== wip/yarrow ==
## mac_array
module mac_array #(
    parameter NUM_CHANNELS = 4,
    parameter DATA_WIDTH = 8,
    parameter ACCUM_WIDTH = 32,
    parameter OUTPUT_WIDTH = 16
)(
    input  clk,
    input  rst_n,
    input  [NUM_CHANNELS-1:0] enable,
    input  [NUM_CHANNELS-1:0] clear_acc,
    input  [DATA_WIDTH*NUM_CHANNELS-1:0] input_data,
    input  [DATA_WIDTH*NUM_CHANNELS-1:0] weight,
    output [OUTPUT_WIDTH*NUM_CHANNELS-1:0] mac_out,
    output [OUTPUT_WIDTH*NUM_CHANNELS-1:0] activated_out,
    output [NUM_CHANNELS-1:0] valid,
    output [NUM_CHANNELS-1:0] overflow
);
Settings: LEC_CHECK=0, ABC_AREA=0, CAP_MARGIN=20, CORE_MARGIN=2, CORE_UTILIZATION=72, CTS_CLUSTER_DIAMETER=101, CTS_CLUSTER_SIZE=15, HOLD_SLACK_MARGIN=0.3, PLACE_DENSITY_LB_ADDON=0.19, SETUP_SLACK_MARGIN=0.27, SLEW_MARGIN=20; clock period 1.87 ns.
run.sh (not shown) runs the stock make flow with config.mk's settings and CLKGATE_MAP_FILE=.
wip/yarrow: aborted in detailed placement (3_5_place_dp) (tool error)
Modified inputs, wip/maple compared to wip/yarrow
# wip/yarrow
export LEC_CHECK = 0
export ABC_AREA = 0
export CAP_MARGIN = 20
export CORE_MARGIN = 2
export CORE_UTILIZATION = 72
export CTS_CLUSTER_DIAMETER = 101
export CTS_CLUSTER_SIZE = 15
export HOLD_SLACK_MARGIN = 0.3
export PLACE_DENSITY_LB_ADDON = 0.19
export SETUP_SLACK_MARGIN = 0.27
export SLEW_MARGIN = 20
create_clock -name core_clock -period 1.87 [get_ports {clk}]
# wip/maple
export LEC_CHECK = 0
export CAP_MARGIN = 20
export CORE_MARGIN = 2
export CORE_UTILIZATION = 44
export SLEW_MARGIN = 20
create_clock -name core_clock -period 4.93 [get_ports {clk}]
Notes after the runs:
The flow for wip/maple finished, though final verification flagged setup timing. The number of placement rows number comes out lower for wip/yarrow vs wip/maple. wip/maple vs. wip/yarrow: routability congestion estimate now sits lower; starting density of the core went down.
## Diff of input files: wip/harbor against wip/maple
# wip/maple
export LEC_CHECK = 0
export CAP_MARGIN = 20
export CORE_MARGIN = 2
export CORE_UTILIZATION = 44
export SLEW_MARGIN = 20
create_clock -name core_clock -period 4.93 [get_ports {clk}]
# wip/harbor
export LEC_CHECK = 0
export CAP_MARGIN = 20
export CORE_MARGIN = 2
export CORE_UTILIZATION = 59
export SLEW_MARGIN = 20
create_clock -name core_clock -period 5.59 [get_ports {clk}]
Notes after the runs:
In wip/harbor the implementation ran to completion but is not tape-out ready, as the final checks report setup timing.
For the global-route wire length before repair, wip/harbor came in about 3.7% higher than wip/maple did.
Comparing wip/maple and wip/harbor, filler cell count in the final layout is lower on wip/harbor.
Looking at number of rows in the core area across wip/maple and wip/harbor, the one that comes out lower is wip/harbor.
On final critical-path share of the clock period: wip/harbor sits below wip/maple.
The higher number of ordinary and repair buffers in the finished layout came out of wip/maple.
On wip/harbor: number of vias per cell after detailed routing is 0.67 higher than what wip/maple gave.
Input changes introduced in wip/amber (baseline for comparison: wip/harbor):
# wip/harbor
export LEC_CHECK = 0
export CAP_MARGIN = 20
export CORE_MARGIN = 2
export CORE_UTILIZATION = 59
export SLEW_MARGIN = 20
create_clock -name core_clock -period 5.59 [get_ports {clk}]
# wip/amber
export LEC_CHECK = 0
export CAP_MARGIN = 20
export CORE_MARGIN = 2
export CORE_UTILIZATION = 60
export CTS_CLUSTER_DIAMETER = 242
export CTS_CLUSTER_SIZE = 98
export SLEW_MARGIN = 20
create_clock -name core_clock -period 8.5 [get_ports {clk}]
Final period utilization: wip/amber < wip/harbor. | area of placed instances | lower: wip/amber |. The end point of the critical path comes out mac_channels[2].mac_inst.accumulator[29]$_DFFE_PN0P_ in one run and mac_channels[2].mac_inst.accumulator[16]$_DFFE_PN0P_ in the other, namely in wip/amber and wip/harbor respectively. wip/harbor → wip/amber: post-synthesis cell count from yosys closely matched the old numbers, arrival time at the worst endpoint increased by 1250 ps relative to the old numbers. Across both runs, static leakage power was lower for wip/amber than for wip/harbor. Across wip/harbor and wip/amber, a clean result was obtained everywhere but in wip/harbor.

---

Setup of maple:
mac_array again, from the RTL that the note above started with.
export LEC_CHECK = 0
export CAP_MARGIN = 15
export CELL_PAD_IN_SITES_DETAIL_PLACEMENT = 1
export CORE_ASPECT_RATIO = 0.88
export CORE_MARGIN = 4
export CORE_UTILIZATION = 40
export CTS_CLUSTER_DIAMETER = 292
export CTS_CLUSTER_SIZE = 39
export GPL_ROUTABILITY_DRIVEN = 1
export GPL_TIMING_DRIVEN = 0
export HOLD_SLACK_MARGIN = 0.01
export MAX_ROUTING_LAYER = met4
export SETUP_SLACK_MARGIN = 2.04
export SLEW_MARGIN = 20
create_clock -name core_clock -period 8.5 [get_ports {clk}]
maple | stages: all done | timing, DRC, antenna: all pass
### maple -> pepper
Settings: CELL_PAD_IN_SITES_DETAIL_PLACEMENT no longer set, was 1; GPL_ROUTABILITY_DRIVEN no longer set, was 1; MAX_ROUTING_LAYER no longer set, was met4; CORE_ASPECT_RATIO no longer set, was 0.88; HOLD_SLACK_MARGIN no longer set, was 0.01; SETUP_SLACK_MARGIN no longer set, was 2.04; CORE_MARGIN now 2, was 4; CTS_CLUSTER_DIAMETER no longer set, was 292; CAP_MARGIN now 20, was 15; CTS_CLUSTER_SIZE no longer set, was 39; GPL_TIMING_DRIVEN no longer set, was 0.
[summary]
Comparing maple and pepper, the lower total power was measured on pepper. Compared with maple, in pepper setup slack has decreased; fraction of met2 tracks used by global routing has decreased; Yosys chip area has remained practically unchanged; number of setup buffers added after CTS has decreased. Summary: with maple as the reference, die size in pepper moved down by a few percent. Re die width: maple and pepper aren't equal, and the lower value belongs to pepper. STATUS routed wire length: pepper wins against maple.
Input changes introduced in cedar (baseline for comparison: pepper):
Settings: an added HOLD_SLACK_MARGIN of 0.28; an added PLACE_DENSITY of 0.35; an added CTS_CLUSTER_SIZE of 98; an added CTS_CLUSTER_DIAMETER of 336; an added CORE_ASPECT_RATIO of 0.5; an added ABC_AREA of 1; a change of CORE_UTILIZATION from 40 to 57; an added CELL_PAD_IN_SITES_GLOBAL_PLACEMENT of 0; an added TNS_END_PERCENT of 15.
- cedar: flow completed, timing, DRC and antenna clean
- Summary — power in combinational cells, cedar relative to pepper: lower, by about 7.5%.
- cedar against pepper: fmax grew by 4.8 MHz, critical path depth grew by 5, number of well taps shrank by 16%, met2 wire length grew by 14%.
- Between pepper and cedar, the power per unit of standard cell area is lower for cedar.
- Measured against each other, pepper and cedar differ in count of clock-buffer cells in the layout, the higher figure coming from cedar.
[inputs] zinc vs cedar
Settings: removing TNS_END_PERCENT (formerly 15); setting MAX_ROUTING_LAYER to met4 for the first time; changing CORE_ASPECT_RATIO from 0.5 to 0.88; changing CORE_UTILIZATION from 57 to 40; setting GPL_ROUTABILITY_DRIVEN to 0 for the first time; setting SETUP_SLACK_MARGIN to 2.04 for the first time; changing HOLD_SLACK_MARGIN from 0.28 to 0.01; removing CTS_CLUSTER_SIZE (formerly 98); removing PLACE_DENSITY (formerly 0.35); changing CTS_CLUSTER_DIAMETER from 336 to 292; removing ABC_AREA (formerly 1); removing CELL_PAD_IN_SITES_GLOBAL_PLACEMENT (formerly 0).
- Compared with cedar, zinc instantiates a smaller number of standard cells.
- Cell count listed in synth_stat.txt was higher in the run labelled cedar.
- Diff cedar -> zinc | power consumption | increase of 39%
- Of cedar and zinc, the run reporting the lower global-route usage was zinc.
- zinc has completed all stages; timing, DRC and antenna checks passed.
--- input diff zinc..fjord ---
Settings: a change of SETUP_SLACK_MARGIN from 2.04 to -0.8; a change of CORE_ASPECT_RATIO from 0.88 to 1.76; an added CTS_CLUSTER_SIZE of 98; a change of CORE_UTILIZATION from 40 to 44; a deleted HOLD_SLACK_MARGIN that had been 0.01; a change of CTS_CLUSTER_DIAMETER from 292 to 242; a deleted MAX_ROUTING_LAYER that had been met4; a deleted GPL_ROUTABILITY_DRIVEN that had been 0.
fjord completed end to end; final checks failed (setup timing). Max freq zinc -> fjord: degraded. Comparing the two runs side by side, fjord comes out ahead of zinc on final total power. Of fjord and zinc, it is fjord that has the lower final worst setup slack. The die of fjord is smaller than the one used in zinc. A capture point of the critical path of mac_channels[2].mac_inst.accumulator[24] is what zinc shows, while mac_channels[2].mac_inst.accumulator[28] belongs to fjord. fjord vs zinc: routed wire length down by a few percent. Against zinc, fjord comes in about 0.65% higher on number of nets in the final layout.

---

## run 1
mac_array again, from the RTL that the note above started with.
==> flow/config.mk <==
export PLATFORM = sky130hd
export DESIGN_NAME = mac_array
export DESIGN_NICKNAME = mac_array
export VERILOG_FILES = /design/flow/design.v
export SDC_FILE = /design/flow/constraint.sdc
export NUM_CORES = 4
export LEC_CHECK = 0
export CAP_MARGIN = 25
export CELL_PAD_IN_SITES_DETAIL_PLACEMENT = 1
export CORE_ASPECT_RATIO = 1.03
export CORE_MARGIN = 8
export CORE_UTILIZATION = 50
export CTS_CLUSTER_DIAMETER = 83
export CTS_CLUSTER_SIZE = 47
export GPL_ROUTABILITY_DRIVEN = 0
export GPL_TIMING_DRIVEN = 0
export HOLD_SLACK_MARGIN = 0.25
export MIN_ROUTING_LAYER = met1
export PLACE_DENSITY_LB_ADDON = 0.02
export SETUP_SLACK_MARGIN = 0.36
export SLEW_MARGIN = 20
export TNS_END_PERCENT = 90
==> flow/constraint.sdc <==
create_clock -name core_clock -period 8.5 [get_ports {clk}]
set_input_delay 1.7000 -clock core_clock [delete_from_list [all_inputs] [get_ports {clk}]]
set_output_delay 1.7000 -clock core_clock [all_outputs]
set_load 0.01 [all_outputs]
diff inputs: run 1 => run 2
Settings: PLACE_DENSITY now 0.45, previously not set; CELL_PAD_IN_SITES_DETAIL_PLACEMENT no longer set, was 1; MIN_ROUTING_LAYER now met2, was met1; PLACE_DENSITY_LB_ADDON no longer set, was 0.02.
Notes after the runs:
- The flow completed for run 2, but it is not clean: the layout still shows design-rule violations.
- [compare] base=run 1 new=run 2: share of the core filled with cells in the final layout dropped 0.27 points, latest clock arrival within the worst-skew pair now sits at about the same level.
- Run 2 vs run 1, destination of the critical timing path: mac_channels[2].mac_inst.accumulator[27] vs mac_channels[2].mac_inst.accumulator[31]
- Between run 2 and run 1, it is run 2 whose area growth from synthesis to final layout is lower, by 0.53 points.
- Run 2 improves on run 1 in peak clock frequency supported by timing.
- Diff run 1 -> run 2 | final total power | down by a few percent
- STATUS setup slack after layout: run 2 wins against run 1
- Comparing run 1 against run 2, there is no change at all in number of buffers inserted by port buffering.
Edits applied to the flow inputs when going from run 2 to run 3:
Settings: SETUP_SLACK_MARGIN no longer set, was 0.36; HOLD_SLACK_MARGIN no longer set, was 0.25; CAP_MARGIN now 20, was 25; CORE_UTILIZATION now 40, was 50; PLACE_DENSITY no longer set, was 0.45; TNS_END_PERCENT now 65, was 90; GPL_ROUTABILITY_DRIVEN no longer set, was 0; MIN_ROUTING_LAYER no longer set, was met2; CORE_MARGIN now 2, was 8; CORE_ASPECT_RATIO no longer set, was 1.03; CTS_CLUSTER_DIAMETER no longer set, was 83; CTS_CLUSTER_SIZE no longer set, was 47.
## What came out
In summary, run 3 completed successfully, with a layout that passed the timing, DRC and antenna checks. Across both runs, number of placed cells counting well taps was higher for run 3 than for run 2. Compared with run 2, in run 3 sequential share of power rose by 0.6 points; final standard cell area without fillers fell by 1.5%. Sort run 3 and run 2 by post-route minimum period, descending, and run 3 comes first. Run 3: number of non-filler instances in the completed layout is 3.5% higher than what run 2 reported. Site row count: run 3 > run 2. Synthesis-to-layout area growth in run 3 is 1.8 points lower than in run 2. Taking run 2 as the reference, in run 3 cell area reported after detailed placement went up by 0.66%, share of power burned in combinational logic went down by 0.8 points. mac_channels[2].mac_inst.accumulator[27] as the capturing instance or port of the critical path was reported by run 2, and mac_channels[2].mac_inst.accumulator[28] by run 3. Clock share of power in run 3 vs run 2: up 0.3 points.
For run 4, these inputs were changed with respect to run 3:
Settings: changing SLEW_MARGIN from 20 to 0; removing GPL_TIMING_DRIVEN (formerly 0); setting CTS_CLUSTER_DIAMETER to 336 for the first time; setting CTS_CLUSTER_SIZE to 98 for the first time; setting CORE_ASPECT_RATIO to 1.82 for the first time; changing TNS_END_PERCENT from 65 to 15; setting ABC_AREA to 1 for the first time; setting PLACE_DENSITY to 0.35 for the first time; changing CORE_UTILIZATION from 40 to 32.
Notes after the runs:
Summary of run 4 over run 3: normalized max-slew margin saw a decrease, worst path setup slack after routing shows an increase of 0.41 ns.
Going from run 3 to run 4, the count of placed standard cells including taps was found to have gone up by about 40%.
The cell resize tally after clock tree synthesis number comes out lower for run 4 vs run 3.
Relative to run 3, clock buffer count has increased by 1 in run 4.
Looking at slew at the pin closest to its max-slew limit, run 4 sits 0.27 ns higher than run 3 does.
When run 4 is set beside run 3, its number of global-route vias before repair turns out to be about 30% larger.
Run 4 ended up with more standard cells than run 3.
Signed area change from the synthesized netlist to the final layout down 5.2 points in run 4 wrt run 3
Inputs modified between run 4 and run 5:
Settings: CORE_ASPECT_RATIO changed from 1.82 to 1.46; CTS_CLUSTER_DIAMETER changed from 336 to 242; ABC_AREA removed (was 1); CORE_UTILIZATION changed from 32 to 60; SLEW_MARGIN changed from 0 to 20.
Findings:
Met3 routing resource usage after global routing: run 5 vs run 4 up 0.85 points
Run 5 against run 4: number of distinct library cell variants in the gate-level netlist after synthesis has increased, core utilization before placement has increased, critical path depth has decreased.
Inputs modified between run 5 and run 6:
Settings: CTS_CLUSTER_SIZE no longer set, was 98; GPL_ROUTABILITY_DRIVEN now 0, previously not set; PLACE_DENSITY now 0.45, was 0.35; CORE_ASPECT_RATIO no longer set, was 1.46; CORE_UTILIZATION now 40, was 60; TNS_END_PERCENT now 65, was 15; CTS_CLUSTER_DIAMETER no longer set, was 242; GPL_TIMING_DRIVEN now 0, previously not set; CAP_MARGIN now 25, was 20.
Results
- When the final numbers for run 5 and run 6 were put side by side, the setup fix buffers added after clock tree synthesis turned out to be smaller in run 5.
- Compared with run 5, run 6 shows post-route minimum period lower by 0.073 ns.
- Run 6: combinational cell fraction of total power 2.6 points below run 5
- Run 6 -> run 5: sequential-to-total area share from yosys stat delta 0, exact match
- Largest clock skew in the final design: run 5 vs run 6, no meaningful difference
- Summary of run 6 over run 5: count of buffers from port buffering has decreased; wire length of the first global-routing pass went up; worst hold slack now smaller.
- ~same flip-flop and latch share of the layout cell area in run 5 and run 6
- The design area was comparable across run 5 and run 6.
- Run 5 -> run 6: well-tap cell count increased by more than a quarter
No activity file was given, so power comes from the tool's default toggle rates.
